===== flow/run.sh =====
#!/bin/bash
# the make line also repeats each setting of config.mk as NAME=value (left out here)
make -C /OpenROAD-flow-scripts/flow DESIGN_CONFIG=/design/flow/config.mk WORK_HOME=/design/flow/orfs CLKGATE_MAP_FILE= finish

===== flow/config.mk =====
export PLATFORM = sky130hd
export DESIGN_NAME = uart
export DESIGN_NICKNAME = uart
export VERILOG_FILES = /design/flow/design.v
export SDC_FILE = /design/flow/constraint.sdc
export NUM_CORES = 4
export LEC_CHECK = 0
export ABC_AREA = 0
export CAP_MARGIN = 20
export CELL_PAD_IN_SITES_DETAIL_PLACEMENT = 0
export CELL_PAD_IN_SITES_GLOBAL_PLACEMENT = 0
export CORE_ASPECT_RATIO = 1.79
export CORE_MARGIN = 2
export CORE_UTILIZATION = 45
export CTS_CLUSTER_DIAMETER = 283
export CTS_CLUSTER_SIZE = 99
export GPL_TIMING_DRIVEN = 0
export PLACE_DENSITY = 0.41
export SETUP_SLACK_MARGIN = 5.0
export SLEW_MARGIN = 40
export TNS_END_PERCENT = 20

===== flow/constraint.sdc =====
create_clock -name core_clock -period 103.0 [get_ports {CLKip}]
set_input_delay 20.6000 -clock core_clock [delete_from_list [all_inputs] [get_ports {CLKip}]]
set_output_delay 20.6000 -clock core_clock [all_outputs]
set_load 0.01 [all_outputs]

===== flow/design.v =====
module sync 
( 
    input  logic CLKip, 
    input  logic SIGi,
    output logic SIGo
);
    logic meta_sig;
    always_ff @(posedge CLKip) meta_sig <= SIGi;
    always_ff @(posedge CLKip) SIGo     <= meta_sig;
endmodule
module mem 
    # ( 
    parameter DATA_WIDTH = 32
    ) (
    input  logic                  CLKip,
    input  logic                  RDi,       
    input  logic                  WEi,     
    input  logic [DATA_WIDTH-1:0] DATAi,
    output logic [DATA_WIDTH-1:0] Qo
);
	logic [DATA_WIDTH-1:0] ram;
	always_ff @(posedge CLKip) if (WEi) ram <= DATAi;
	always_ff @(posedge CLKip) if (RDi) Qo <= ram;
endmodule
`timescale 1ns/1ps
module uart_rx 
    # (
    parameter FREQ_CLK  = 100_000_000,  
    parameter DATA_WDTH = 8          
    ) (
    input   wire                    CLKip,  
    input   wire                    RSTi,  
    input   wire                    RXi,  
    input   wire                    BAUD_RATE_RDi,  
    input   wire                    BAUD_RATE_WEi,  
    input   logic [31:0]            BAUD_RATEi,  
    output  logic                   DONEo,  
    output  logic                   READYo,  
    output  logic [DATA_WDTH-1:0]   DATAo  
    );
    int unsigned                    baud_rate;  
    int unsigned                    bit_cntr;  
    int unsigned                    half_bit_cntr;  
    logic                           half_rx_strb;  
    logic                           rx_strb;  
    int unsigned                    clk_count;  
    logic [$clog2(DATA_WDTH+1)-1:0] bit_idx;   
    logic [DATA_WDTH-1:0]           data;  
    logic                           rx;  
    logic                           rst;  
    logic                           done;  
    logic                           ready;  
    logic                           baud_rate_read;  
    logic                           baud_rate_we;  
    int unsigned                    br;  
    sync rx_stab (.CLKip (CLKip), .SIGi (RXi), .SIGo (rx));
    sync rst_stab (.CLKip (CLKip), .SIGi (RSTi), .SIGo (rst));
    sync br_we_stab (.CLKip (CLKip), .SIGi (BAUD_RATE_WEi), .SIGo (baud_rate_we));
    sync br_rd_stab (.CLKip (CLKip), .SIGi (BAUD_RATE_RDi), .SIGo (baud_rate_read));
    mem baud_rate_mem (
        .CLKip  (CLKip),
        .RDi    (baud_rate_read),  
        .WEi    (baud_rate_we),
        .DATAi  (baud_rate), 
        .Qo     (br)
        );
    typedef enum logic [1:0] {       
        IDLE    = 2'h0,
        START   = 2'h1,
        RECEIVE = 2'h2,
        STOP    = 2'h3
    } statetype;
    statetype STATE;
    always_comb begin: calc_bit_value
        baud_rate = BAUD_RATEi;
        bit_cntr = FREQ_CLK / baud_rate;
        half_bit_cntr = bit_cntr >> 1;
    end
always @(posedge CLKip) begin: strobe_logic
    if (rst) begin
        clk_count <= 0;
        half_rx_strb <= 0;
        rx_strb <= 0;
    end else begin
        case (STATE)
            IDLE: begin
                clk_count <= 0;
                half_rx_strb <= 0;
                rx_strb <= 0;
            end
            START: begin
                if (clk_count == half_bit_cntr) begin
                    half_rx_strb <= 1;
                    clk_count <= 0;
                end
                else begin
                    half_rx_strb <= 0;
                    clk_count <= clk_count + 1;
                end                
            end
            RECEIVE: begin
                if (clk_count == bit_cntr) begin
                    rx_strb <= 1;
                    clk_count <= 0;
                end
                else begin
                    rx_strb <= 0;
                    clk_count <= clk_count + 1;
                end                  
            end
            STOP: begin
                if (clk_count == bit_cntr) begin
                    rx_strb <= 1;
                    clk_count <= 0;
                end
                else begin
                    rx_strb <= 0;
                    clk_count <= clk_count + 1;
                end                  
            end  
            default: begin
                clk_count <= 0;
            end
        endcase
    end
end
    always_ff @(posedge CLKip) begin: fsm_uart_rx
        if (rst) begin
            bit_idx     <= 0;
            STATE       <= IDLE;
            done        <= 0;
        end
        else begin
            case (STATE)
                IDLE: begin
                    ready          <= 1;
                    if (rx == 1'b0) STATE <= rx ? IDLE : START;
                end
                START: begin
                    ready          <= 0;
                    done           <= 0;
                    if (half_rx_strb) begin
                        STATE <= rx ? IDLE : RECEIVE;
                    end
                    else begin 
                        STATE <= START;
                    end
                end
                RECEIVE: begin
                    if (rx_strb) begin
                        /*verilator lint_off WIDTHTRUNC*/                        
                        data[bit_idx] <= rx;
                        /*verilator lint_on WIDTHTRUNC*/
                        if (bit_idx < DATA_WDTH-1) begin 
                            bit_idx <= bit_idx + 1;
                        end
                        else begin 
                            bit_idx <= 0;
                            STATE   <= STOP;
                            done    <= 1;
                        end 
                    end
                    else begin
                        STATE <= RECEIVE;
                    end  
                end
                STOP: begin
                    if (rx_strb) STATE <= rx_strb ? IDLE : STOP;
                end
                default: begin
                    STATE <= IDLE;
                end 
            endcase            
        end   
    end 
    always_comb begin: set_out
        DATAo = data;
        READYo = ready;
        DONEo = done;
    end
endmodule
`timescale 1ns/1ps
module fifo #(
    parameter DATA_WIDTH = 8,
    parameter FIFO_DEPTH = 16,
    parameter LOG2_DEPTH = $clog2(FIFO_DEPTH)
) (
    input  logic                     CLKip,
    input  logic                     RSTi,
    input  logic                     WEi,
    input  logic [DATA_WIDTH-1:0]    DATAi,
    input  logic                     RDi,
    output logic [DATA_WIDTH-1:0]    DATAo,
    output logic                     FULLo,
    output logic                     EMPTYo
);
    logic [DATA_WIDTH-1:0] memory [0:FIFO_DEPTH-1];
    logic [LOG2_DEPTH:0]   count;
    logic [LOG2_DEPTH-1:0] wr_ptr;
    logic [LOG2_DEPTH-1:0] rd_ptr;
    logic [1:0] count_state;
    always_ff @(posedge CLKip or posedge RSTi) begin
        if (RSTi) begin
            wr_ptr  <= '0;
            rd_ptr  <= '0;
            count   <= '0;
            count_state <= '0;
        end 
        else begin
            if (WEi && !FULLo) begin: write
                wr_ptr <= (wr_ptr == '1) ? 0 : wr_ptr + 1;
            end
            if (RDi && !EMPTYo) begin: read
                rd_ptr <= (rd_ptr == '1) ? 0 : rd_ptr + 1;
            end
            case ({WEi && !FULLo, RDi && !EMPTYo})
                2'b01:   count <= count - 1;
                2'b10:   count <= count + 1;
                2'b11:   count <= count;
                default: count <= count;
            endcase
        end
    end
    always_ff @(posedge CLKip) begin
        if (!RSTi && WEi && !FULLo) memory[wr_ptr] <= DATAi;
        if (!RSTi && RDi && !EMPTYo) DATAo <= memory[rd_ptr];
    end
    always_comb begin: status
        FULLo  = (count == FIFO_DEPTH);
        EMPTYo = (count == 0);
    end
endmodule
`timescale 1ns/1ps
module uart #(
    parameter CLK_FREQ = 100_000_000,   
    parameter DATA_WIDTH = 8,           
    parameter FIFO_DEPTH = 16           
) (
    input  logic                    CLKip,        
    input  logic                    RSTi,         
    input  logic                    RXi,          
    input  logic [31:0]             BAUD_RATEi,   
    input  logic                    BAUD_RATE_WEi,  
    input  logic                    BAUD_RATE_RDi,  
    output logic                    DONEo,
    output logic [DATA_WIDTH-1:0]   DATAo,  
    output logic                    EMPTYo,   
    output logic                    FULLo     
);
    logic [DATA_WIDTH-1:0] data;
    logic done;
    logic ready;
    logic RDi;
    always_ff @(posedge CLKip) begin
        RDi <= 1;
        DONEo <=done;
    end
    uart_rx #(
        .FREQ_CLK       (CLK_FREQ),
        .DATA_WDTH      (DATA_WIDTH)
    ) uart_rx_inst (
        .CLKip          (CLKip),
        .RSTi           (RSTi),
        .RXi            (RXi),
        .BAUD_RATEi     (BAUD_RATEi),
        .BAUD_RATE_WEi  (BAUD_RATE_WEi),
        .BAUD_RATE_RDi  (BAUD_RATE_RDi),
        .DONEo          (done),
        .READYo         (ready),
        .DATAo          (data)
    );
    fifo #(
        .DATA_WIDTH     (DATA_WIDTH),
        .FIFO_DEPTH     (FIFO_DEPTH)
    ) fifo_inst (
        .CLKip          (CLKip),
        .RSTi           (RSTi),
        .WEi            (done),        
        .DATAi          (data),      
        .RDi            (RDi),          
        .DATAo          (DATAo),      
        .FULLo          (FULLo),      
        .EMPTYo         (EMPTYo)     
    );
endmodule

==> results.toml, run 1 <==
# yosys + openroad results
[outcome]
status = "stopped before the end"
haltStage = "global routing"
firstError = "[ERROR GRT-0116] Global routing finished with congestion. Check the congestion regions in the DRC Viewer."

[die]
die_w_um = 231.0
fp_util_pct = 45.25
design.core.area_mm2 = 0.09172
rows = 149
die_h_um = 410.3
io_pins = 48
die_area_mm2 = 0.09477

[yosys]
yosys_area_mm2 = 0.04150
simple_gate_share_pct = 23.32
top_logic_kind = "AND-OR/OR-AND gates"
ys_warn_count = 5
top_cell_area_share_pct = 15.35
edf_count = 144
synthFlopType = "edfxtp_1"
synth.area.top_cells = "ha_1 (15%), edfxtp_1 (10%), xnor2_1 (6.1%)"
top_cells_by_count = "nor2_1 (649), nand2_1 (570), ha_1 (509), a21oi_1 (467), o21ai_0 (334)"
mux_share_pct = 4.438
syn_inst = 5633
async_flop_share_pct = 6.341
fp_nets = 6179
syn_area_mm2 = 0.04150
ys_ff = 205
synthAdderAreaFrac_pct = 15.35
synthDistinctLibCells = 107
synth_area_leader_cell = "ha_1"
yosysSeqAreaShare_pct = 13.52
ys_sh_xor_pct = 9.476
aoi_share_pct = 29.90
most_common_cell = "nor2_1"
avgSynthCellArea_um2 = 7.367
ys_cells = 5633

[clocking]
ctsHtreeMaxLevel = 1
cts_buffers = 6
hold_buffers = 0
cts_num_sinks = 205
clock_path_buffers = 3
clockRootBuffer = "clkbuf_16"

[placement]
io_buffers = 44
place_area_mm2 = 0.04419
dp_hpwl_um = 171600
gp_congestion = 1.083
dp_slack_ns = -21.85

[global_route]
gr-total-overflow = 3
grt_usage_pct = 45.80
-- metrics by stage --
step           hold WS, ns  power (mW)  cells
2_1_floorplan       0.3096      0.1943   5633
3_3_place_gp        0.3131      0.2367   6885
3_5_place_dp        0.3179      0.2402   6912
4_1_cts             0.3434      0.2787   6953
-- layer usage --
metal	global-route usage (%)	GRT overflow
met5	0	0
met4	45.44	2
met3	9.813	0
met2	77.98	1
met1	45.29	0
-- what timing repair did --
| action | 4_1_cts |
|---|---|
| gates resized | 364 |
| pin swaps | 23 |
| endpoints found under the setup margin | 34 |
| buffers inserted | 33 |
| gates cloned | 0 |
| endpoints found under the hold margin | 0 |
==> run 2: changes to the inputs <==
ABC_AREA = not set   (was 0)
CELL_PAD_IN_SITES_DETAIL_PLACEMENT = not set   (was 0)
CELL_PAD_IN_SITES_GLOBAL_PLACEMENT = not set   (was 0)
CORE_ASPECT_RATIO = not set   (was 1.79)
CORE_UTILIZATION = 50   (was 45)
CTS_CLUSTER_DIAMETER = not set   (was 283)
CTS_CLUSTER_SIZE = not set   (was 99)
GPL_TIMING_DRIVEN = not set   (was 0)
MAX_ROUTING_LAYER = met4   (was not set)
PLACE_DENSITY = not set   (was 0.41)
SETUP_SLACK_MARGIN = 0.53   (was 5.0)
SLEW_MARGIN = 20   (was 40)
TNS_END_PERCENT = not set   (was 20)
clock period = 68.9 ns   (was 103.0 ns; I/O delays follow)
==> run 2 against run 1 <==
The run again fails in global routing. Area after synthesis unchanged. Die area down 10%. Synthesized cell count unchanged.
==> results.toml, run 2 <==
# yosys + openroad results
[global_route]
grt_usage_pct = 61.67
gr-total-overflow = 36

[yosys]
yosys_area_mm2 = 0.04150
synth_area_leader_cell = "ha_1"
synthAdderAreaFrac_pct = 15.35
ys_warn_count = 5
ys_sh_xor_pct = 9.476
synthDistinctLibCells = 107
syn_inst = 5633
mux_share_pct = 4.438
syn_area_mm2 = 0.04150
fp_nets = 6179
synthFlopType = "edfxtp_1"
top_cell_area_share_pct = 15.35
simple_gate_share_pct = 23.32
async_flop_share_pct = 6.341
edf_count = 144
most_common_cell = "nor2_1"
top_logic_kind = "AND-OR/OR-AND gates"
aoi_share_pct = 29.90
synth.area.top_cells = "ha_1 (15%), edfxtp_1 (10%), xnor2_1 (6.1%)"
ys_cells = 5633
ys_ff = 205
avgSynthCellArea_um2 = 7.367
top_cells_by_count = "nor2_1 (649), nand2_1 (570), ha_1 (509), a21oi_1 (467), o21ai_0 (334)"
yosysSeqAreaShare_pct = 13.52

[clocking]
cts_buffers = 22
ctsHtreeMaxLevel = 1
clock_path_buffers = 3
hold_buffers = 0
cts_num_sinks = 205
clockRootBuffer = "clkbuf_16"

[placement]
io_buffers = 45
dp_slack_ns = -6.598
place_area_mm2 = 0.06209
gp_congestion = 1.056
dp_cells = 8884
dp_hpwl_um = 160900

[die]
die_h_um = 292.1
fp_util_pct = 50.54
io_pins = 48
rows = 105
die_area_mm2 = 0.08532
design.core.area_mm2 = 0.08211
die_w_um = 292.1

[outcome]
haltStage = "global routing"
status = "stopped before the end"
firstError = "[ERROR GRT-0232] Routing congestion too high. Check the congestion heatmap in the GUI."
==> run 2: per-stage QoR <==
step                util, %  TNS (ns)
CTS                   83.83    -36.67
detailed placement    75.62   -222.16
global placement      75.62   -186.33
floorplan                 -    -42.64
==> run 2: timing repair <==
item / in CTS
cloned: 10
setup buffers: 277
setup endpoints to repair: 34
pin swaps: 437
resized: 784
hold endpoints to repair: 0
==> run 2: per-layer routing <==
| metal | GRT overflow | track usage, % |
|---|---|---|
| met2 | 18 | 83.64 |
| met3 | 2 | 32.27 |
| met4 | 12 | 46.15 |
| met1 | 4 | 67.88 |
| met5 | - | - |
==> run 3: changes to the inputs <==
CORE_UTILIZATION = 65   (was 50)
PLACE_DENSITY = 0.6   (was not set)
SETUP_SLACK_MARGIN = not set   (was 0.53)
clock period = 68.1 ns   (was 68.9 ns; I/O delays follow)
==> run 3 against run 2 <==
Die area is 23% lower. Synthesized cell count unchanged. The flow stops in clock tree synthesis. Area after synthesis stayed put.
==> results.toml, run 3 <==
# yosys + openroad results
[outcome]
status = "stopped before the end"
haltStage = "clock tree synthesis"
firstError = "[ERROR DPL-0038] Utilization greater than 100%, impossible to legalize"

[yosys]
ys_ff = 205
synth.area.top_cells = "ha_1 (15%), edfxtp_1 (10%), xnor2_1 (6.1%)"
synthAdderAreaFrac_pct = 15.35
syn_area_mm2 = 0.04150
ys_cells = 5633
most_common_cell = "nor2_1"
ys_warn_count = 5
simple_gate_share_pct = 23.32
aoi_share_pct = 29.90
ys_sh_xor_pct = 9.476
yosys_area_mm2 = 0.04150
top_logic_kind = "AND-OR/OR-AND gates"
syn_inst = 5633
async_flop_share_pct = 6.341
top_cell_area_share_pct = 15.35
synthDistinctLibCells = 107
synthFlopType = "edfxtp_1"
edf_count = 144
top_cells_by_count = "nor2_1 (649), nand2_1 (570), ha_1 (509), a21oi_1 (467), o21ai_0 (334)"
mux_share_pct = 4.438
fp_nets = 6179
yosysSeqAreaShare_pct = 13.52
avgSynthCellArea_um2 = 7.367
synth_area_leader_cell = "ha_1"

[die]
rows = 92
fp_util_pct = 65.79
die_h_um = 256.7
io_pins = 48
design.core.area_mm2 = 0.06308
die_w_um = 256.7
die_area_mm2 = 0.06588

[placement]
dp_hpwl_um = 201700
io_buffers = 45
dp_cells = 8568
gp_congestion = 1.164
==> run 3: through the flow <==
step	setup WS [ns]	total power [mW]	TNS, ns	area (um2)	hold slack (ns)
detailed placement	-10.25	0.4438	-345.70	61110	0.3153
global placement	-4.874	0.4037	-163.89	61110	0.3106
floorplan	-1.952	0.3015	-63.76	44240	0.3096
==> run 4: changes to the inputs <==
ABC_AREA = 0   (was not set)
CELL_PAD_IN_SITES_GLOBAL_PLACEMENT = 1   (was not set)
CORE_ASPECT_RATIO = 2.0   (was not set)
CORE_UTILIZATION = 61   (was 65)
CTS_CLUSTER_DIAMETER = 313   (was not set)
CTS_CLUSTER_SIZE = 98   (was not set)
MAX_ROUTING_LAYER = not set   (was met4)
PLACE_DENSITY = not set   (was 0.6)
SLEW_MARGIN = 0   (was 20)
TNS_END_PERCENT = 5   (was not set)
clock period = 120.0 ns   (was 68.1 ns; I/O delays follow)
==> run 4 against run 3 <==
The flow stops in global routing. Synthesized cell count did not move. Die area rose by 6.6%. Area after synthesis did not move.
==> results.toml, run 4 <==
# yosys + openroad results
[yosys]
synthDistinctLibCells = 107
ys_sh_xor_pct = 9.476
top_cell_area_share_pct = 15.35
yosysSeqAreaShare_pct = 13.52
synth_area_leader_cell = "ha_1"
ys_ff = 205
ys_warn_count = 5
fp_nets = 6179
synthFlopType = "edfxtp_1"
most_common_cell = "nor2_1"
syn_area_mm2 = 0.04150
async_flop_share_pct = 6.341
synthAdderAreaFrac_pct = 15.35
mux_share_pct = 4.438
edf_count = 144
ys_cells = 5633
aoi_share_pct = 29.90
top_cells_by_count = "nor2_1 (649), nand2_1 (570), ha_1 (509), a21oi_1 (467), o21ai_0 (334)"
syn_inst = 5633
yosys_area_mm2 = 0.04150
avgSynthCellArea_um2 = 7.367
simple_gate_share_pct = 23.32
top_logic_kind = "AND-OR/OR-AND gates"
synth.area.top_cells = "ha_1 (15%), edfxtp_1 (10%), xnor2_1 (6.1%)"

[die]
io_pins = 48
die_h_um = 372.9
die_area_mm2 = 0.07026
fp_util_pct = 61.42
design.core.area_mm2 = 0.06756
die_w_um = 188.4
rows = 135

[clocking]
cts_setup_buffers = 0
clockRootBuffer = "clkbuf_16"
cts_num_sinks = 205
cts_buffers = 6
ctsHtreeMaxLevel = 1
clock_path_buffers = 3
cts-resized-gates = 0
hold_buffers = 0

[placement]
dp_hpwl_um = 138700
io_buffers = 45
gp_congestion = 1.126
dp_slack_ns = 10.24
place_area_mm2 = 0.04300
dp_cells = 6451

[global_route]
gr-total-overflow = 4
grt_usage_pct = 52.11

[outcome]
firstError = "[ERROR GRT-0116] Global routing finished with congestion. Check the congestion regions in the DRC Viewer."
haltStage = "global routing"
status = "stopped before the end"
[run 4: metal layers]
layer / overflow / track usage [%]
met5: 0 / 0.9972
met2: 0 / 83.75
met1: 0 / 49.33
met3: 0 / 17.91
met4: 4 / 56.28
==> run 5: changes to the inputs <==
ABC_AREA = 1   (was 0)
CAP_MARGIN = 30   (was 20)
CELL_PAD_IN_SITES_DETAIL_PLACEMENT = 0   (was not set)
CELL_PAD_IN_SITES_GLOBAL_PLACEMENT = 0   (was 1)
CORE_ASPECT_RATIO = 1.45   (was 2.0)
CORE_UTILIZATION = 72   (was 61)
CTS_CLUSTER_DIAMETER = 288   (was 313)
CTS_CLUSTER_SIZE = 59   (was 98)
GPL_TIMING_DRIVEN = 1   (was not set)
HOLD_SLACK_MARGIN = -0.09   (was not set)
PLACE_DENSITY = 0.35   (was not set)
SETUP_SLACK_MARGIN = 2.45   (was not set)
SLEW_MARGIN = 40   (was 0)
clock period = 35.0 ns   (was 120.0 ns; I/O delays follow)
==> run 5 against run 4 <==
The flow stops in detailed placement. Area after synthesis down 6.4%. Synthesized cell count up 5.6%. Die area down 21%.
==> results.toml, run 5 <==
# yosys + openroad results
[yosys]
fp_nets = 6497
avgSynthCellArea_um2 = 6.525
synthDistinctLibCells = 92
ys_ff = 205
top_cell_area_share_pct = 16.40
async_flop_share_pct = 6.341
synthFlopType = "edfxtp_1"
top_cells_by_count = "nand2_1 (1,453), inv_1 (732), a21oi_1 (535), ha_1 (509), nor2_1 (479)"
ys_cells = 5951
top_logic_kind = "simple AND/OR/NAND/NOR gates"
simple_gate_share_pct = 29.71
ys_sh_xor_pct = 9.744
ys_warn_count = 5
yosys_area_mm2 = 0.03883
syn_inst = 5951
aoi_share_pct = 19.17
syn_area_mm2 = 0.03883
synth_area_leader_cell = "ha_1"
edf_count = 144
synth.area.top_cells = "ha_1 (16%), nand2_1 (14%), edfxtp_1 (11%)"
synthAdderAreaFrac_pct = 16.40
mux_share_pct = 0.5929
most_common_cell = "nand2_1"
yosysSeqAreaShare_pct = 14.45

[outcome]
status = "stopped before the end"
firstError = "[ERROR DPL-0038] Utilization greater than 100%, impossible to legalize"
haltStage = "detailed placement"

[die]
design.core.area_mm2 = 0.05335
die_h_um = 283.6
die_w_um = 196.9
die_area_mm2 = 0.05583
io_pins = 48
fp_util_pct = 72.79
rows = 102

[placement]
gp_congestion = 1.032
io_buffers = 45
-- run 5: metrics by stage --
stage | hold slack [ns] | cells
after floorplan | 0.3096 | 5951
after global placement | 0.3143 | 8422
==> run 6: changes to the inputs <==
ABC_AREA = not set   (was 1)
CAP_MARGIN = 35   (was 30)
CELL_PAD_IN_SITES_DETAIL_PLACEMENT = not set   (was 0)
CELL_PAD_IN_SITES_GLOBAL_PLACEMENT = not set   (was 0)
CORE_ASPECT_RATIO = 0.99   (was 1.45)
CORE_UTILIZATION = 22   (was 72)
CTS_CLUSTER_DIAMETER = 150   (was 288)
CTS_CLUSTER_SIZE = 21   (was 59)
GPL_TIMING_DRIVEN = not set   (was 1)
HOLD_SLACK_MARGIN = not set   (was -0.09)
MAX_ROUTING_LAYER = met5   (was not set)
PLACE_DENSITY = not set   (was 0.35)
PLACE_DENSITY_LB_ADDON = 0.12   (was not set)
SETUP_SLACK_MARGIN = not set   (was 2.45)
SLEW_MARGIN = 25   (was 40)
TNS_END_PERCENT = not set   (was 5)
clock period = 85.3 ns   (was 35.0 ns; I/O delays follow)
==> run 6 against run 5 <==
Now clean on timing, DRC and antenna. Synthesized cell count fell by 5.3%. Area after synthesis grew 6.9%. Die area rose to 3.4 times the previous value.
==> results.toml, run 6 <==
# synthesis and place-and-route metrics
[yosys]
aoi_share_pct = 29.90
top_logic_kind = "AND-OR/OR-AND gates"
ys_cells = 5633
synthAdderAreaFrac_pct = 15.35
top_cell_area_share_pct = 15.35
ys_warn_count = 5
ys_sh_xor_pct = 9.476
ys_ff = 205
top_cells_by_count = "nor2_1 (649), nand2_1 (570), ha_1 (509), a21oi_1 (467), o21ai_0 (334)"
mux_share_pct = 4.438
avgSynthCellArea_um2 = 7.367
async_flop_share_pct = 6.341
synth_area_leader_cell = "ha_1"
simple_gate_share_pct = 23.32
syn_area_mm2 = 0.04150
edf_count = 144
yosys_area_mm2 = 0.04150
most_common_cell = "nor2_1"
syn_inst = 5633
synth.area.top_cells = "ha_1 (15%), edfxtp_1 (10%), xnor2_1 (6.1%)"
yosysSeqAreaShare_pct = 13.52
synthDistinctLibCells = 107
fp_nets = 6179
synthFlopType = "edfxtp_1"

[die]
die_w_um = 440.5
fp_util_pct = 22.14
rows = 158
io_pins = 48
die_h_um = 436.2
die_area_mm2 = 0.1921
design.core.area_mm2 = 0.1874

[critical_path]
worstReg2RegStart = "uart_rx_inst.clk_count[8]"
r2r_cells = 12
crit_top_cell = "buf_4"
crit_start = "BAUD_RATEi[22]"
cp_slowest_cell = "or4_4"
worstSetupPathDepth = 297
worstSetupEndpoint = "uart_rx_inst.clk_count[17]"
arrival_ns = 82.35
cp-start-kind = "input port"
cpPeakStageDelay_ns = 0.64
worstSetupPathType = "input port to flip-flop"
r2r_slack_ns = 81.20
cp.required_ns = 85.70
end_kind = "flip-flop"
critPathBufInv = 49
cp_max_fo = 32
cp_top_family = "AND-OR/OR-AND gates"
r2r-end = "uart_rx_inst.clk_count[17]"

[clocking]
cts_buffers = 14
clkTransAtPathRegs_ns = 0.11
clockRootBuffer = "clkbuf_16"
clock_path_buffers = 3
cts_num_sinks = 205
ctsHtreeMaxLevel = 1
cts_tree = "done"
clock.latency.late_pin_ns = 0.53

[final_timing]
setup_ws_ns = 3.349
tightestPinTransition_ns = 0.9639
fin_crit_ns = 81.95
hold_viol_final = 0
final.setup_skew_ns = 0.05734
fmax_ghz = 0.01220
final.period_utilization_pct = 96.07
fin_setup_tns_ns = 0
holdWs_ns = 0.3523
relSlewSlack_pct = 35.67
setup-violations-final = 0
slew_viol_final = 0

[global_route]
grt_max_degree = 52
grt_usage_pct = 20.85
grt_pass1_wl_um = 305200
antenna_found_initial = 2
gr-total-overflow = 0
grt_pass1_vias = 46920

[layout]
utilization_pct = 30.49
finalInstanceArea_mm2 = 0.05713
syn_to_final_growth_pct = 37.67
nNetsFinal = 7546

[power_and_ir_drop]
top_power_group = "combinational logic"
p_comb_mw = 0.197
p_comb_share_pct = 51.3
switchingPower_mw = 0.1456
share_seq_of_total_power_pct = 30.7
p_leak_nw = 25.19
ir_worst_vdd_uv = 9.583
power_sequential_mw = 0.118
p_sw_share_pct = 37.93
p_int_mw = 0.2383
clkPwrFrac_pct = 18.1
p_per_area_mw_per_mm2 = 6.719
powerClk_mw = 0.0694

[detailed_routing]
drt-total-wl_um = 207300
drtPass1Iterations = 5
viasPerCell = 5.046
route.detailed.drc = 0
avgRoutedWirePerCell_um = 21.85
num_vias = 47861
initialDrtViolationCount = 3181
antenna_left = 0

[min_path]
hold_path_class = "flip-flop to flip-flop"
min_path_cells = 0
hold_start = "uart_rx_inst.rst_stab.meta_sig"
holdPathEnd = "uart_rx_inst.rst_stab.SIGo"

[outcome]
status = "no timing/DRC/antenna violations"

[placement]
dp_hpwl_um = 173600
gp_congestion = 0.9084
dp_slack_ns = -2.918
place_area_mm2 = 0.05571
io_buffers = 45

[flow_run]
warnings = 35
maxCapViolations = 0
-- run 6: layout make-up --
cell class	count	area (um2)
Sequential cell	205	5612
Multi-Input combinational cell	5006	35160
Clock inverter	2	32.53
Antenna cell	1	2.502
Clock buffer	18	386.6
Tap cell	2480	3103
Inverter	206	773.2
Timing Repair Buffer	1567	12070
Fill cell	20606	130300
-- run 6: per-layer routing --
| metal | share of wire (%) | track usage (%) | up-vias |
|---|---|---|---|
| li1 | - | - | 23908 |
| met1 | 48 | 29.40 | 22784 |
| met2 | 46 | 35.13 | 995 |
| met3 | 3.2 | 0.7288 | 174 |
| met4 | 2.6 | 4.343 | 0 |
| met5 | 0 | 0 | - |
-- run 6: timing repair --
action                                  in CTS  in global routing
hold buffers                                 0                  0
endpoints found under the setup margin      34                 34
pin swaps                                    2                 20
resized                                     49                171
buffers inserted                             3                 15
-- run 6: stage by stage --
step / power [mW] / std cells
after CTS: 0.3861 / 9462
after global routing: 0.4088 / 9484
final: 0.3839 / 9485
after global placement: 0.3149 / 9430
after floorplan: 0.2347 / 5633
after detailed placement: 0.3151 / 9439
==> run 7: changes to the inputs <==
CAP_MARGIN = 20   (was 35)
CORE_ASPECT_RATIO = not set   (was 0.99)
CORE_UTILIZATION = 55   (was 22)
CTS_CLUSTER_DIAMETER = not set   (was 150)
CTS_CLUSTER_SIZE = not set   (was 21)
MAX_ROUTING_LAYER = not set   (was met5)
PLACE_DENSITY_LB_ADDON = not set   (was 0.12)
SETUP_SLACK_MARGIN = 0.53   (was not set)
SLEW_MARGIN = 20   (was 25)
TNS_END_PERCENT = 5   (was not set)
clock period = 74.5 ns   (was 85.3 ns; I/O delays follow)
==> run 7 against run 6 <==
Synthesized cell count unchanged. The flow now stops in global routing. Die area decreased by 60%. Area after synthesis unchanged.
==> results.toml, run 7 <==
# yosys + openroad results
[outcome]
status = "stopped before the end"
haltStage = "global routing"
firstError = "[ERROR GRT-0116] Global routing finished with congestion. Check the congestion regions in the DRC Viewer."

[yosys]
async_flop_share_pct = 6.341
mux_share_pct = 4.438
synth_area_leader_cell = "ha_1"
synthAdderAreaFrac_pct = 15.35
edf_count = 144
most_common_cell = "nor2_1"
aoi_share_pct = 29.90
ys_sh_xor_pct = 9.476
syn_area_mm2 = 0.04150
yosysSeqAreaShare_pct = 13.52
simple_gate_share_pct = 23.32
top_cells_by_count = "nor2_1 (649), nand2_1 (570), ha_1 (509), a21oi_1 (467), o21ai_0 (334)"
ys_ff = 205
fp_nets = 6179
syn_inst = 5633
top_logic_kind = "AND-OR/OR-AND gates"
ys_cells = 5633
synthDistinctLibCells = 107
avgSynthCellArea_um2 = 7.367
synth.area.top_cells = "ha_1 (15%), edfxtp_1 (10%), xnor2_1 (6.1%)"
yosys_area_mm2 = 0.04150
synthFlopType = "edfxtp_1"
ys_warn_count = 5
top_cell_area_share_pct = 15.35

[clocking]
cts_buffers = 22
ctsHtreeMaxLevel = 1
hold_buffers = 0
clock_path_buffers = 3
cts_num_sinks = 205
clockRootBuffer = "clkbuf_16"

[die]
io_pins = 48
rows = 100
fp_util_pct = 55.65
die_w_um = 278.7
die_h_um = 278.7
die_area_mm2 = 0.07767
design.core.area_mm2 = 0.07457

[placement]
place_area_mm2 = 0.06046
gp_congestion = 1.079
io_buffers = 45
dp_hpwl_um = 159700
dp_slack_ns = -4.007

[global_route]
gr-total-overflow = 327
grt_usage_pct = 70.85
-- run 7: routing by layer --
layer | global-route usage, % | overflow
met1 | 76.20 | 42
met2 | 89.62 | 162
met3 | 51.22 | 41
met4 | 57.87 | 80
met5 | 28.64 | 2
-- run 7: what timing repair did --
item	CTS
pin swaps	168
resized	377
setup endpoints to repair	34
buffers inserted	115
gates cloned	2
-- run 7: metrics by stage --
stage	power [mW]	setup TNS [ns]	instances
3_5_place_dp	0.3848	-133.39	8735
3_3_place_gp	0.3695	-88.37	8735
2_1_floorplan	0.2714	0	5633
4_1_cts	0.5021	0	8891
==> run 8: changes to the inputs <==
CORE_UTILIZATION = 10   (was 55)
PLACE_DENSITY = 0.6   (was not set)
SETUP_SLACK_MARGIN = not set   (was 0.53)
TNS_END_PERCENT = not set   (was 5)
clock period = 134.0 ns   (was 74.5 ns; I/O delays follow)
==> run 8 against run 7 <==
The run now finishes clean. Synthesized cell count stayed put. Area after synthesis stayed put. Die area went up to 5.4 times the previous value.
==> results.toml, run 8 <==
# synthesis and place-and-route metrics
[outcome]
status = "no timing/DRC/antenna violations"

[global_route]
antenna_found_initial = 18
grt_pass1_vias = 40335
grt_max_degree = 60
gr-total-overflow = 0
grt_pass1_wl_um = 251400
grt_usage_pct = 7.593

[yosys]
synthFlopType = "edfxtp_1"
async_flop_share_pct = 6.341
edf_count = 144
top_logic_kind = "AND-OR/OR-AND gates"
synth.area.top_cells = "ha_1 (15%), edfxtp_1 (10%), xnor2_1 (6.1%)"
synthDistinctLibCells = 107
syn_inst = 5633
yosys_area_mm2 = 0.04150
synthAdderAreaFrac_pct = 15.35
syn_area_mm2 = 0.04150
ys_sh_xor_pct = 9.476
fp_nets = 6179
mux_share_pct = 4.438
aoi_share_pct = 29.90
ys_ff = 205
avgSynthCellArea_um2 = 7.367
ys_cells = 5633
top_cells_by_count = "nor2_1 (649), nand2_1 (570), ha_1 (509), a21oi_1 (467), o21ai_0 (334)"
ys_warn_count = 5
simple_gate_share_pct = 23.32
most_common_cell = "nor2_1"
synth_area_leader_cell = "ha_1"
top_cell_area_share_pct = 15.35
yosysSeqAreaShare_pct = 13.52

[placement]
gp_congestion = 0.9662
dp_hpwl_um = 133400
io_buffers = 45

[critical_path]
r2r_slack_ns = 129.70
worstReg2RegStart = "uart_rx_inst.clk_count[30]"
r2r-end = "uart_rx_inst.clk_count[19]"
worstSetupPathDepth = 275
critPathBufInv = 23
worstSetupEndpoint = "uart_rx_inst.clk_count[19]"
cp_slowest_cell = "a211oi_1"
crit_start = "BAUD_RATEi[31]"
cpPeakStageDelay_ns = 1.03
end_kind = "flip-flop"
cp-start-kind = "input port"
worstSetupPathType = "input port to flip-flop"
cp_max_fo = 42
crit_top_cell = "ha_1"
r2r_cells = 12
arrival_ns = 113.13
cp_top_family = "AND-OR/OR-AND gates"
cp.required_ns = 134.39

[flow_run]
maxCapViolations = 0
warnings = 35

[layout]
syn_to_final_growth_pct = 19.02
nNetsFinal = 6125

[detailed_routing]
drtPass1Iterations = 8
route.detailed.drc = 0
initialDrtViolationCount = 4490
drt-total-wl_um = 168400
avgRoutedWirePerCell_um = 15.20
num_vias = 44166
antenna_left = 0
viasPerCell = 3.988

[final_timing]
fin_setup_tns_ns = 0
relSlewSlack_pct = 14.86
fmax_ghz = 0.008870
slew_viol_final = 0
fin_crit_ns = 112.74
setup-violations-final = 0
final.setup_skew_ns = 0.01327
rsz0062_at_grt = "no"
final.period_utilization_pct = 84.13
holdWs_ns = 0.3321
hold_viol_final = 0
tightestPinTransition_ns = 1.266

[power_and_ir_drop]
p_leak_nw = 18.21
share_seq_of_total_power_pct = 31.5
clkPwrFrac_pct = 25.5
ir_worst_vdd_uv = 7.632
powerClk_mw = 0.0606
p_int_mw = 0.1504
p_comb_mw = 0.102
p_per_area_mw_per_mm2 = 4.811
top_power_group = "combinational logic"
p_comb_share_pct = 43.0
p_sw_share_pct = 36.70
power_sequential_mw = 0.0749
switchingPower_mw = 0.08721

[min_path]
holdPathEnd = "uart_rx_inst.rx_stab.SIGo"
hold_path_class = "flip-flop to flip-flop"
min_path_cells = 0
hold_start = "uart_rx_inst.rx_stab.meta_sig"

[die]
fp_util_pct = 10.05
die_w_um = 648.2
rows = 236
die_area_mm2 = 0.4202
design.core.area_mm2 = 0.4131
die_h_um = 648.2
io_pins = 48

[clocking]
cts_num_sinks = 205
cts-resized-gates = 0
hold_buffers = 0
cts_setup_buffers = 0
cts_tree = "done"
clock.latency.late_pin_ns = 0.52
clockRootBuffer = "clkbuf_16"
clock_path_buffers = 3
clkTransAtPathRegs_ns = 0.06
ctsHtreeMaxLevel = 1
cts_buffers = 21
run 8: routing by layer:
metal	global-route usage, %	share of wire, %	vias to the layer above
li1	-	-	21090
met1	10.02	43	20859
met2	12.41	45	1848
met3	0.8738	7.2	363
met4	3.289	4.6	6
met5	0	0.020	-
run 8: final cells by class:
type                            instances  area, um2
Antenna cell                            8      20.02
Sequential cell                       205       5612
Timing Repair Buffer                  139       1154
Tap cell                             5474       6849
Fill cell                           47566     363700
Multi-Input combinational cell       5006      34300
Clock buffer                           26      544.3
Inverter                              206      773.2
Clock inverter                         12      147.6
run 8: stage by stage:
step	setup WS, ns	instance area [um2]	std cells	power [mW]	utilization [%]
2_1_floorplan	37.28	41500	5633	0.1493	-
3_3_place_gp	23.64	48680	11030	0.1759	11.78
3_5_place_dp	23.29	48680	11030	0.1769	11.78
4_1_cts	23.56	49370	11068	0.2384	11.95
5_1_grt	16.85	49390	11074	0.2516	11.96
6_report	21.26	49400	11076	0.2376	11.96
==> run 9: changes to the inputs <==
ABC_AREA = 1   (was not set)
CORE_UTILIZATION = 62   (was 10)
CTS_CLUSTER_DIAMETER = 340   (was not set)
CTS_CLUSTER_SIZE = 99   (was not set)
clock period = 63.9 ns   (was 134.0 ns; I/O delays follow)
==> run 9 against run 8 <==
The flow now stops in clock tree synthesis. Synthesized cell count grew 5.6%. Area after synthesis shrank 6.4%. Die area shrank 85%.
==> results.toml, run 9 <==
# yosys + openroad results
[yosys]
top_cell_area_share_pct = 16.40
synth.area.top_cells = "ha_1 (16%), nand2_1 (14%), edfxtp_1 (11%)"
fp_nets = 6497
top_cells_by_count = "nand2_1 (1,453), inv_1 (732), a21oi_1 (535), ha_1 (509), nor2_1 (479)"
yosysSeqAreaShare_pct = 14.45
synthDistinctLibCells = 92
top_logic_kind = "simple AND/OR/NAND/NOR gates"
ys_cells = 5951
syn_area_mm2 = 0.03883
simple_gate_share_pct = 29.71
mux_share_pct = 0.5929
yosys_area_mm2 = 0.03883
aoi_share_pct = 19.17
ys_ff = 205
synthAdderAreaFrac_pct = 16.40
async_flop_share_pct = 6.341
synth_area_leader_cell = "ha_1"
syn_inst = 5951
ys_sh_xor_pct = 9.744
avgSynthCellArea_um2 = 6.525
edf_count = 144
ys_warn_count = 5
most_common_cell = "nand2_1"
synthFlopType = "edfxtp_1"

[die]
design.core.area_mm2 = 0.06183
die_h_um = 254.3
fp_util_pct = 62.80
die_w_um = 254.3
rows = 91
die_area_mm2 = 0.06465
io_pins = 48

[outcome]
haltStage = "clock tree synthesis"
status = "stopped before the end"
firstError = "[ERROR DPL-0033] detailed placement checks failed during check placement."

[placement]
place_area_mm2 = 0.05537
gp_congestion = 0.9686
io_buffers = 45
dp_hpwl_um = 113500
[run 9: per-stage QoR]
step | util [%] | instances | worst slack (ns) | hold WS (ns)
after floorplan | - | 5951 | -3.710 | 0.3096
after global placement | 89.56 | 8621 | -8.240 | 0.3117
after detailed placement | 89.56 | 8621 | -10.73 | 0.3121
==> run 10: changes to the inputs <==
CORE_UTILIZATION = 65   (was 62)
clock period = 63.8 ns   (was 63.9 ns; I/O delays follow)
==> run 10 against run 9 <==
The run again fails in clock tree synthesis. Area after synthesis stayed put. Die area is 4.5% lower. Synthesized cell count unchanged.
==> results.toml, run 10 <==
# yosys + openroad results
[die]
rows = 89
io_pins = 48
fp_util_pct = 65.79
die_w_um = 248.4
die_h_um = 248.4
die_area_mm2 = 0.06171
design.core.area_mm2 = 0.05902

[yosys]
avgSynthCellArea_um2 = 6.525
yosys_area_mm2 = 0.03883
synthDistinctLibCells = 92
simple_gate_share_pct = 29.71
ys_ff = 205
synthFlopType = "edfxtp_1"
ys_warn_count = 5
edf_count = 144
syn_area_mm2 = 0.03883
top_cells_by_count = "nand2_1 (1,453), inv_1 (732), a21oi_1 (535), ha_1 (509), nor2_1 (479)"
synth.area.top_cells = "ha_1 (16%), nand2_1 (14%), edfxtp_1 (11%)"
ys_cells = 5951
top_cell_area_share_pct = 16.40
most_common_cell = "nand2_1"
syn_inst = 5951
async_flop_share_pct = 6.341
synth_area_leader_cell = "ha_1"
ys_sh_xor_pct = 9.744
mux_share_pct = 0.5929
synthAdderAreaFrac_pct = 16.40
top_logic_kind = "simple AND/OR/NAND/NOR gates"
yosysSeqAreaShare_pct = 14.45
fp_nets = 6497
aoi_share_pct = 19.17

[placement]
io_buffers = 45
gp_congestion = 0.9873
dp_slack_ns = -13.41
dp_cells = 8545
place_area_mm2 = 0.05517
dp_hpwl_um = 133700

[outcome]
firstError = "[ERROR DPL-0038] Utilization greater than 100%, impossible to legalize"
haltStage = "clock tree synthesis"
status = "stopped before the end"
[run 10: through the flow]
stage	util (%)	setup TNS (ns)
after floorplan	-	-127.00
after global placement	93.48	-282.28
after detailed placement	93.48	-453.40
==> run 11: changes to the inputs <==
ABC_AREA = not set   (was 1)
CORE_MARGIN = 4   (was 2)
CORE_UTILIZATION = 40   (was 65)
CTS_CLUSTER_DIAMETER = 147   (was 340)
CTS_CLUSTER_SIZE = not set   (was 99)
clock period = 120.0 ns   (was 63.8 ns; I/O delays follow)
==> run 11 against run 10 <==
The run now finishes clean. Area after synthesis is 6.9% higher. Die area rose by 77%. Synthesized cell count decreased by 5.3%.
==> results.toml, run 11 <==
# synthesis and place-and-route metrics
[outcome]
status = "no timing/DRC/antenna violations"

[layout]
nNetsFinal = 6117
fillers = 10577
seqCellArea_mm2 = 0.005612
utilization_pct = 43.12
syn_to_final_growth_pct = 6.313
comb_area_mm2 = 0.03430
stdcell_count = 6953
finalInstanceArea_mm2 = 0.04412

[clocking]
cts_buffers = 21
clockRootBuffer = "clkbuf_16"
hold_buffers = 0
cts_tree = "done"
clock_path_buffers = 3
clkTransAtPathRegs_ns = 0.06
clock.latency.late_pin_ns = 0.52
cts-resized-gates = 0
cts_setup_buffers = 0
ctsHtreeMaxLevel = 1
cts_num_sinks = 205

[die]
die_h_um = 330.1
die_area_mm2 = 0.1090
io_pins = 48
rows = 117
design.core.area_mm2 = 0.1023
die_w_um = 330.1
fp_util_pct = 40.56

[critical_path]
cpPeakStageDelay_ns = 1.03
crit_start = "BAUD_RATEi[31]"
end_kind = "flip-flop"
crit_top_cell = "ha_1"
critPathBufInv = 24
worstSetupPathDepth = 272
r2r_cells = 12
cp.required_ns = 120.39
r2r-end = "uart_rx_inst.clk_count[12]"
cp_max_fo = 39
worstSetupEndpoint = "uart_rx_inst.clk_count[12]"
worstSetupPathType = "input port to flip-flop"
arrival_ns = 111.04
cp_slowest_cell = "o311ai_0"
cp_top_family = "AND-OR/OR-AND gates"
r2r_slack_ns = 116.02
worstReg2RegStart = "uart_rx_inst.clk_count[30]"
cp-start-kind = "input port"

[yosys]
top_cell_area_share_pct = 15.35
edf_count = 144
top_logic_kind = "AND-OR/OR-AND gates"
top_cells_by_count = "nor2_1 (649), nand2_1 (570), ha_1 (509), a21oi_1 (467), o21ai_0 (334)"
avgSynthCellArea_um2 = 7.367
ys_cells = 5633
yosysSeqAreaShare_pct = 13.52
synth_area_leader_cell = "ha_1"
simple_gate_share_pct = 23.32
syn_inst = 5633
synthAdderAreaFrac_pct = 15.35
fp_nets = 6179
synthFlopType = "edfxtp_1"
mux_share_pct = 4.438
synthDistinctLibCells = 107
ys_ff = 205
ys_warn_count = 5
aoi_share_pct = 29.90
async_flop_share_pct = 6.341
yosys_area_mm2 = 0.04150
most_common_cell = "nor2_1"
synth.area.top_cells = "ha_1 (15%), edfxtp_1 (10%), xnor2_1 (6.1%)"
syn_area_mm2 = 0.04150
ys_sh_xor_pct = 9.476

[placement]
place_area_mm2 = 0.04348
gp_congestion = 0.9877
io_buffers = 45
dp_hpwl_um = 125900
dp_cells = 6916

[detailed_routing]
drtPass1Iterations = 6
num_vias = 44302
viasPerCell = 6.372
antenna_left = 0
avgRoutedWirePerCell_um = 23.18
drt-total-wl_um = 161200
antenna_cells = 0
initialDrtViolationCount = 4469
route.detailed.drc = 0

[final_timing]
relSlewSlack_pct = 22.88
tightestPinTransition_ns = 1.142
fin_setup_tns_ns = 0
fmax_ghz = 0.009037
fin_crit_ns = 110.65
slew_viol_final = 0
final.period_utilization_pct = 92.21
rsz0062_at_grt = "no"
hold_viol_final = 0
setup-violations-final = 0
final.setup_skew_ns = 0.02162

[flow_run]
maxCapViolations = 0
warnings = 35

[power_and_ir_drop]
power_sequential_mw = 0.0839
top_power_group = "combinational logic"
powerClk_mw = 0.0620
p_comb_share_pct = 43.9
clkPwrFrac_pct = 23.8
p_comb_mw = 0.114
share_seq_of_total_power_pct = 32.3
p_int_mw = 0.1638
p_per_area_mw_per_mm2 = 5.893
ir_worst_vdd_uv = 16.68
power.total_mw = 0.2600
p_sw_share_pct = 36.97
switchingPower_mw = 0.09612
p_leak_nw = 18.13

[min_path]
min_path_cells = 0
holdPathEnd = "uart_rx_inst.rx_stab.SIGo"
hold_path_class = "flip-flop to flip-flop"
hold_start = "uart_rx_inst.rx_stab.meta_sig"

[global_route]
grt_pass1_wl_um = 242300
gr-total-overflow = 0
grt_max_degree = 50
grt_pass1_vias = 40401
grt_usage_pct = 28.32
antenna_found_initial = 3
[run 11: cell type report]
class,instances,area share (%)
Timing Repair Buffer,131,2.473
Clock buffer,26,1.256
Tap cell,1368,3.879
Multi-Input combinational cell,5006,77.73
Clock inverter,11,0.1900
Sequential cell,205,12.72
Inverter,206,1.753
[run 11: metal layers]
layer / global-route usage [%] / vias to the layer above / part of all wire [%]
li1: - / 21056 / -
met1: 39.30 / 20864 / 44
met2: 45.04 / 2026 / 43
met3: 3.277 / 350 / 8.4
met4: 10.88 / 6 / 4.5
met5: 0 / - / 0.026
[run 11: metrics by stage]
| step | hold slack, ns | worst slack, ns |
|---|---|---|
| 2_1_floorplan | 0.3096 | 26.08 |
| 3_3_place_gp | 0.3119 | 11.06 |
| 5_1_grt | 0.3400 | 4.300 |
| 4_1_cts | 0.3343 | 11.20 |
| 3_5_place_dp | 0.3182 | 11.02 |
| 6_report | 0.3292 | 9.346 |
==> run 12: changes to the inputs <==
ABC_AREA = 1   (was not set)
CELL_PAD_IN_SITES_DETAIL_PLACEMENT = 0   (was not set)
CELL_PAD_IN_SITES_GLOBAL_PLACEMENT = 3   (was not set)
CORE_ASPECT_RATIO = 0.94   (was not set)
CORE_MARGIN = 2   (was 4)
CORE_UTILIZATION = 45   (was 40)
CTS_CLUSTER_DIAMETER = 225   (was 147)
GPL_ROUTABILITY_DRIVEN = 0   (was not set)
GPL_TIMING_DRIVEN = 0   (was not set)
PLACE_DENSITY = not set   (was 0.6)
PLACE_DENSITY_LB_ADDON = 0.1   (was not set)
SETUP_SLACK_MARGIN = -0.56   (was not set)
SLEW_MARGIN = 10   (was 20)
TNS_END_PERCENT = 85   (was not set)
clock period = 103.0 ns   (was 120.0 ns; I/O delays follow)
==> run 12 against run 11 <==
The flow now stops in global placement without I/O. Synthesized cell count is 5.6% higher. Die area is 19% lower. Area after synthesis is 6.4% lower.
==> results.toml, run 12 <==
# yosys + openroad results
[yosys]
synthDistinctLibCells = 92
edf_count = 144
ys_ff = 205
mux_share_pct = 0.5929
ys_warn_count = 5
simple_gate_share_pct = 29.71
avgSynthCellArea_um2 = 6.525
synth.area.top_cells = "ha_1 (16%), nand2_1 (14%), edfxtp_1 (11%)"
ys_sh_xor_pct = 9.744
top_logic_kind = "simple AND/OR/NAND/NOR gates"
ys_cells = 5951
fp_nets = 6497
top_cells_by_count = "nand2_1 (1,453), inv_1 (732), a21oi_1 (535), ha_1 (509), nor2_1 (479)"
yosysSeqAreaShare_pct = 14.45
synth_area_leader_cell = "ha_1"
syn_area_mm2 = 0.03883
async_flop_share_pct = 6.341
syn_inst = 5951
aoi_share_pct = 19.17
top_cell_area_share_pct = 16.40
synthAdderAreaFrac_pct = 16.40
most_common_cell = "nand2_1"
synthFlopType = "edfxtp_1"
yosys_area_mm2 = 0.03883

[die]
design.core.area_mm2 = 0.08549
fp_util_pct = 45.42
die_area_mm2 = 0.08865
die_h_um = 288.8
die_w_um = 307.0
rows = 104

[outcome]
firstError = "[ERROR FLW-0024] Place density exceeds 1.0 (current PLACE_DENSITY_LB_ADDON =  0.1). Please check if the value of  PLACE_DENSITY_LB_ADDON is between 0 and 0.99."
status = "stopped before the end"
haltStage = "global placement without I/O"
==> run 13: changes to the inputs <==
CELL_PAD_IN_SITES_DETAIL_PLACEMENT = not set   (was 0)
CELL_PAD_IN_SITES_GLOBAL_PLACEMENT = not set   (was 3)
CORE_ASPECT_RATIO = not set   (was 0.94)
CORE_UTILIZATION = 58   (was 45)
CTS_CLUSTER_DIAMETER = not set   (was 225)
CTS_CLUSTER_SIZE = 76   (was not set)
GPL_ROUTABILITY_DRIVEN = not set   (was 0)
GPL_TIMING_DRIVEN = not set   (was 0)
PLACE_DENSITY_LB_ADDON = not set   (was 0.1)
SETUP_SLACK_MARGIN = not set   (was -0.56)
SLEW_MARGIN = 20   (was 10)
TNS_END_PERCENT = not set   (was 85)
clock period = 65.2 ns   (was 103.0 ns; I/O delays follow)
==> run 13 against run 12 <==
The flow stops in global routing. Synthesized cell count stayed put. Area after synthesis stayed put. Die area is 22% lower.
==> results.toml, run 13 <==
# yosys + openroad results
[placement]
dp_slack_ns = -9.570
place_area_mm2 = 0.05558
dp_hpwl_um = 108800
gp_congestion = 0.9506
io_buffers = 45
dp_cells = 8670

[clocking]
clock_path_buffers = 3
clockRootBuffer = "clkbuf_16"
cts_num_sinks = 205
hold_buffers = 0
ctsHtreeMaxLevel = 1
cts_buffers = 20

[die]
die_area_mm2 = 0.06903
rows = 94
fp_util_pct = 58.85
io_pins = 48
die_w_um = 262.7
design.core.area_mm2 = 0.06598
die_h_um = 262.7

[yosys]
yosys_area_mm2 = 0.03883
top_cell_area_share_pct = 16.40
top_logic_kind = "simple AND/OR/NAND/NOR gates"
aoi_share_pct = 19.17
ys_warn_count = 5
synth_area_leader_cell = "ha_1"
avgSynthCellArea_um2 = 6.525
syn_inst = 5951
synthAdderAreaFrac_pct = 16.40
synthFlopType = "edfxtp_1"
yosysSeqAreaShare_pct = 14.45
top_cells_by_count = "nand2_1 (1,453), inv_1 (732), a21oi_1 (535), ha_1 (509), nor2_1 (479)"
most_common_cell = "nand2_1"
ys_ff = 205
fp_nets = 6497
simple_gate_share_pct = 29.71
syn_area_mm2 = 0.03883
ys_sh_xor_pct = 9.744
edf_count = 144
ys_cells = 5951
mux_share_pct = 0.5929
synth.area.top_cells = "ha_1 (16%), nand2_1 (14%), edfxtp_1 (11%)"
async_flop_share_pct = 6.341
synthDistinctLibCells = 92

[outcome]
firstError = "[ERROR DPL-0038] Utilization greater than 100%, impossible to legalize"
haltStage = "global routing"
status = "stopped before the end"
## run 13: timing repair
item / in CTS
gates cloned: 17
pin swaps: 255
setup buffers: 363
setup endpoints to repair: 34
endpoints found under the hold margin: 0
gates resized: 457
==> run 14: changes to the inputs <==
ABC_AREA = 0   (was 1)
CELL_PAD_IN_SITES_DETAIL_PLACEMENT = 0   (was not set)
CELL_PAD_IN_SITES_GLOBAL_PLACEMENT = 1   (was not set)
CORE_ASPECT_RATIO = 0.94   (was not set)
CORE_UTILIZATION = 16   (was 58)
CTS_CLUSTER_DIAMETER = 225   (was not set)
CTS_CLUSTER_SIZE = not set   (was 76)
GPL_ROUTABILITY_DRIVEN = 0   (was not set)
GPL_TIMING_DRIVEN = 1   (was not set)
MIN_ROUTING_LAYER = met2   (was not set)
PLACE_DENSITY_LB_ADDON = 0.1   (was not set)
SETUP_SLACK_MARGIN = -0.56   (was not set)
SLEW_MARGIN = 10   (was 20)
TNS_END_PERCENT = 85   (was not set)
clock period = 174.0 ns   (was 65.2 ns; I/O delays follow)
==> run 14 against run 13 <==
Area after synthesis is 6.9% higher. Now clean on timing, DRC and antenna. Die area went up to 3.8 times the previous value. Synthesized cell count is 5.3% lower.
==> results.toml, run 14 <==
# synthesis and place-and-route metrics
[outcome]
status = "no timing/DRC/antenna violations"

[min_path]
hold_start = "uart_rx_inst.rx_stab.meta_sig"
min_path_cells = 0
hold_path_class = "flip-flop to flip-flop"
holdPathEnd = "uart_rx_inst.rx_stab.SIGo"

[placement]
place_area_mm2 = 0.04649
dp_hpwl_um = 182800
io_buffers = 45

[critical_path]
r2r_slack_ns = 169.78
cpPeakStageDelay_ns = 1.14
crit_top_cell = "ha_1"
cp-start-kind = "input port"
cp_max_fo = 39
r2r-end = "uart_rx_inst.clk_count[21]"
worstReg2RegStart = "uart_rx_inst.clk_count[6]"
critPathBufInv = 25
r2r_cells = 10
cp_slowest_cell = "a2111oi_2"
arrival_ns = 128.89
cp_top_family = "AND-OR/OR-AND gates"
worstSetupEndpoint = "uart_rx_inst.clk_count[21]"
end_kind = "flip-flop"
crit_start = "BAUD_RATEi[23]"
worstSetupPathDepth = 276
cp.required_ns = 174.43
worstSetupPathType = "input port to flip-flop"

[clocking]
clock.latency.late_pin_ns = 0.57
cts_tree = "done"
hold_buffers = 0
cts_buffers = 24
cts-resized-gates = 0
cts_num_sinks = 205
clkTransAtPathRegs_ns = 0.07
clockRootBuffer = "clkbuf_16"
ctsHtreeMaxLevel = 1
cts_setup_buffers = 0
clock_path_buffers = 3

[layout]
fillers = 29302
utilization_pct = 18.36
finalInstanceArea_mm2 = 0.04744
nNetsFinal = 6168
syn_to_final_growth_pct = 14.30

[global_route]
antenna_found_initial = 0
grt_pass1_vias = 68528
grt_usage_pct = 26.16
grt_max_degree = 49
grt_pass1_wl_um = 331300
gr-total-overflow = 0

[yosys]
syn_area_mm2 = 0.04150
synth.area.top_cells = "ha_1 (15%), edfxtp_1 (10%), xnor2_1 (6.1%)"
ys_cells = 5633
top_logic_kind = "AND-OR/OR-AND gates"
mux_share_pct = 4.438
synth_area_leader_cell = "ha_1"
synthFlopType = "edfxtp_1"
synthDistinctLibCells = 107
async_flop_share_pct = 6.341
avgSynthCellArea_um2 = 7.367
syn_inst = 5633
top_cells_by_count = "nor2_1 (649), nand2_1 (570), ha_1 (509), a21oi_1 (467), o21ai_0 (334)"
ys_ff = 205
ys_sh_xor_pct = 9.476
aoi_share_pct = 29.90
edf_count = 144
top_cell_area_share_pct = 15.35
yosys_area_mm2 = 0.04150
fp_nets = 6179
synthAdderAreaFrac_pct = 15.35
ys_warn_count = 5
most_common_cell = "nor2_1"
simple_gate_share_pct = 23.32
yosysSeqAreaShare_pct = 13.52

[flow_run]
maxCapViolations = 0
warnings = 35

[die]
fp_util_pct = 16.06
io_pins = 48
rows = 181
die_area_mm2 = 0.2635
die_h_um = 497.8
die_w_um = 529.3
design.core.area_mm2 = 0.2584

[power_and_ir_drop]
switchingPower_mw = 0.07718
p_comb_mw = 0.0836
ir_worst_vdd_uv = 5.655
p_comb_share_pct = 42.9
p_per_area_mw_per_mm2 = 4.105
powerClk_mw = 0.0504
p_int_mw = 0.1175
top_power_group = "combinational logic"
power_sequential_mw = 0.0607
p_leak_nw = 18.48
clkPwrFrac_pct = 25.9
p_sw_share_pct = 39.63
share_seq_of_total_power_pct = 31.2

[final_timing]
final.period_utilization_pct = 73.83
hold_viol_final = 0
tightestPinTransition_ns = 1.292
setup-violations-final = 0
fin_setup_tns_ns = 0
slew_viol_final = 0
rsz0062_at_grt = "no"
fin_crit_ns = 128.46
holdWs_ns = 0.3321
final.setup_skew_ns = 0.02770
fmax_ghz = 0.007785
relSlewSlack_pct = 13.69

[detailed_routing]
highest_layer = "met5"
route.detailed.drc = 0
antenna_left = 0
drt-total-wl_um = 236200
viasPerCell = 6.797
initialDrtViolationCount = 8204
drtPass1Iterations = 10
wl_met3_um = 109500
drt-met1-wl_um = 0
avgRoutedWirePerCell_um = 25.83
num_vias = 62134
met2_length_um = 112000
-- run 14: per-stage QoR --
step                      worst slack, ns  instances  power [mW]
after global routing                40.17       9113      0.2069
after global placement              47.76       9059      0.1437
after CTS                           49.09       9100      0.1937
final                               45.54       9142      0.1947
after floorplan                     69.28       5633      0.1150
after detailed placement            48.90       9060      0.1428
-- run 14: area by class of cell --
class,count,area (um2),share of cell area [%]
antenna,29,72.57,0.1530
clock buffer,29,619.3,1.306
clock inverter,11,125.1,0.2638
inverter,206,773.2,1.630
multi-input combinational,5006,34390,72.50
sequential,205,5614,11.84
tap,3477,4350,9.171
timing repair buffer,179,1489,3.139
-- run 14: layer usage --
metal	global-route usage, %	vias to the layer above
met5	9.808	-
met4	2.764	58
met3	38.68	1248
met2	28.99	18864
met1	-	21018
li1	-	20946
==> run 15: changes to the inputs <==
ABC_AREA = 1   (was 0)
CELL_PAD_IN_SITES_GLOBAL_PLACEMENT = 0   (was 1)
CORE_UTILIZATION = 65   (was 16)
CTS_CLUSTER_DIAMETER = 359   (was 225)
GPL_ROUTABILITY_DRIVEN = not set   (was 0)
MIN_ROUTING_LAYER = not set   (was met2)
PLACE_DENSITY_LB_ADDON = not set   (was 0.1)
SLEW_MARGIN = 5   (was 10)
TNS_END_PERCENT = 90   (was 85)
clock period = 66.9 ns   (was 174.0 ns; I/O delays follow)
==> run 15 against run 14 <==
The run now fails in clock tree synthesis. Synthesized cell count rose by 5.6%. Area after synthesis fell by 6.4%. Die area fell by 77%.
==> results.toml, run 15 <==
# yosys + openroad results
[die]
die_h_um = 241.0
io_pins = 48
design.core.area_mm2 = 0.05886
rows = 86
fp_util_pct = 65.97
die_w_um = 256.1
die_area_mm2 = 0.06171

[yosys]
synthDistinctLibCells = 92
yosysSeqAreaShare_pct = 14.45
avgSynthCellArea_um2 = 6.525
simple_gate_share_pct = 29.71
top_cell_area_share_pct = 16.40
edf_count = 144
most_common_cell = "nand2_1"
aoi_share_pct = 19.17
top_logic_kind = "simple AND/OR/NAND/NOR gates"
async_flop_share_pct = 6.341
yosys_area_mm2 = 0.03883
synthFlopType = "edfxtp_1"
syn_inst = 5951
synthAdderAreaFrac_pct = 16.40
mux_share_pct = 0.5929
syn_area_mm2 = 0.03883
ys_ff = 205
ys_warn_count = 5
synth.area.top_cells = "ha_1 (16%), nand2_1 (14%), edfxtp_1 (11%)"
top_cells_by_count = "nand2_1 (1,453), inv_1 (732), a21oi_1 (535), ha_1 (509), nor2_1 (479)"
synth_area_leader_cell = "ha_1"
ys_sh_xor_pct = 9.744
fp_nets = 6497
ys_cells = 5951

[outcome]
firstError = "[ERROR DPL-0033] detailed placement checks failed during check placement."
haltStage = "clock tree synthesis"
status = "stopped before the end"

[placement]
io_buffers = 45
place_area_mm2 = 0.05497
dp_hpwl_um = 128300
dp_slack_ns = -10.13
dp_cells = 8540
gp_congestion = 1.026
==> run 16: changes to the inputs <==
CORE_ASPECT_RATIO = 0.51   (was 0.94)
CORE_UTILIZATION = 72   (was 65)
CTS_CLUSTER_DIAMETER = not set   (was 359)
CTS_CLUSTER_SIZE = 59   (was not set)
HOLD_SLACK_MARGIN = -0.09   (was not set)
SETUP_SLACK_MARGIN = 2.45   (was -0.56)
SLEW_MARGIN = 40   (was 5)
TNS_END_PERCENT = 20   (was 90)
clock period = 35.0 ns   (was 66.9 ns; I/O delays follow)
==> run 16 against run 15 <==
The flow stops in detailed placement. Synthesized cell count did not move. Die area shrank 9.4%. Area after synthesis stayed put.
==> results.toml, run 16 <==
# yosys + openroad results
[die]
io_pins = 48
fp_util_pct = 73.26
rows = 60
die_h_um = 169.8
die_area_mm2 = 0.05591
design.core.area_mm2 = 0.05300
die_w_um = 329.2

[yosys]
syn_area_mm2 = 0.03883
ys_cells = 5951
edf_count = 144
synth.area.top_cells = "ha_1 (16%), nand2_1 (14%), edfxtp_1 (11%)"
mux_share_pct = 0.5929
yosysSeqAreaShare_pct = 14.45
synth_area_leader_cell = "ha_1"
ys_warn_count = 5
yosys_area_mm2 = 0.03883
ys_ff = 205
most_common_cell = "nand2_1"
aoi_share_pct = 19.17
async_flop_share_pct = 6.341
syn_inst = 5951
synthAdderAreaFrac_pct = 16.40
simple_gate_share_pct = 29.71
ys_sh_xor_pct = 9.744
top_cells_by_count = "nand2_1 (1,453), inv_1 (732), a21oi_1 (535), ha_1 (509), nor2_1 (479)"
fp_nets = 6497
top_cell_area_share_pct = 16.40
top_logic_kind = "simple AND/OR/NAND/NOR gates"
synthDistinctLibCells = 92
synthFlopType = "edfxtp_1"
avgSynthCellArea_um2 = 6.525

[outcome]
status = "stopped before the end"
haltStage = "detailed placement"
firstError = "[ERROR DPL-0038] Utilization greater than 100%, impossible to legalize"

[placement]
gp_congestion = 1.088
io_buffers = 45
==> run 16: per-stage QoR <==
step / hold WS, ns / std cells / TNS [ns]
after global placement: 0.3163 / 8447 / -1015.65
after floorplan: 0.3096 / 5951 / -914.61
Power is estimated from default activity; no workload was simulated.
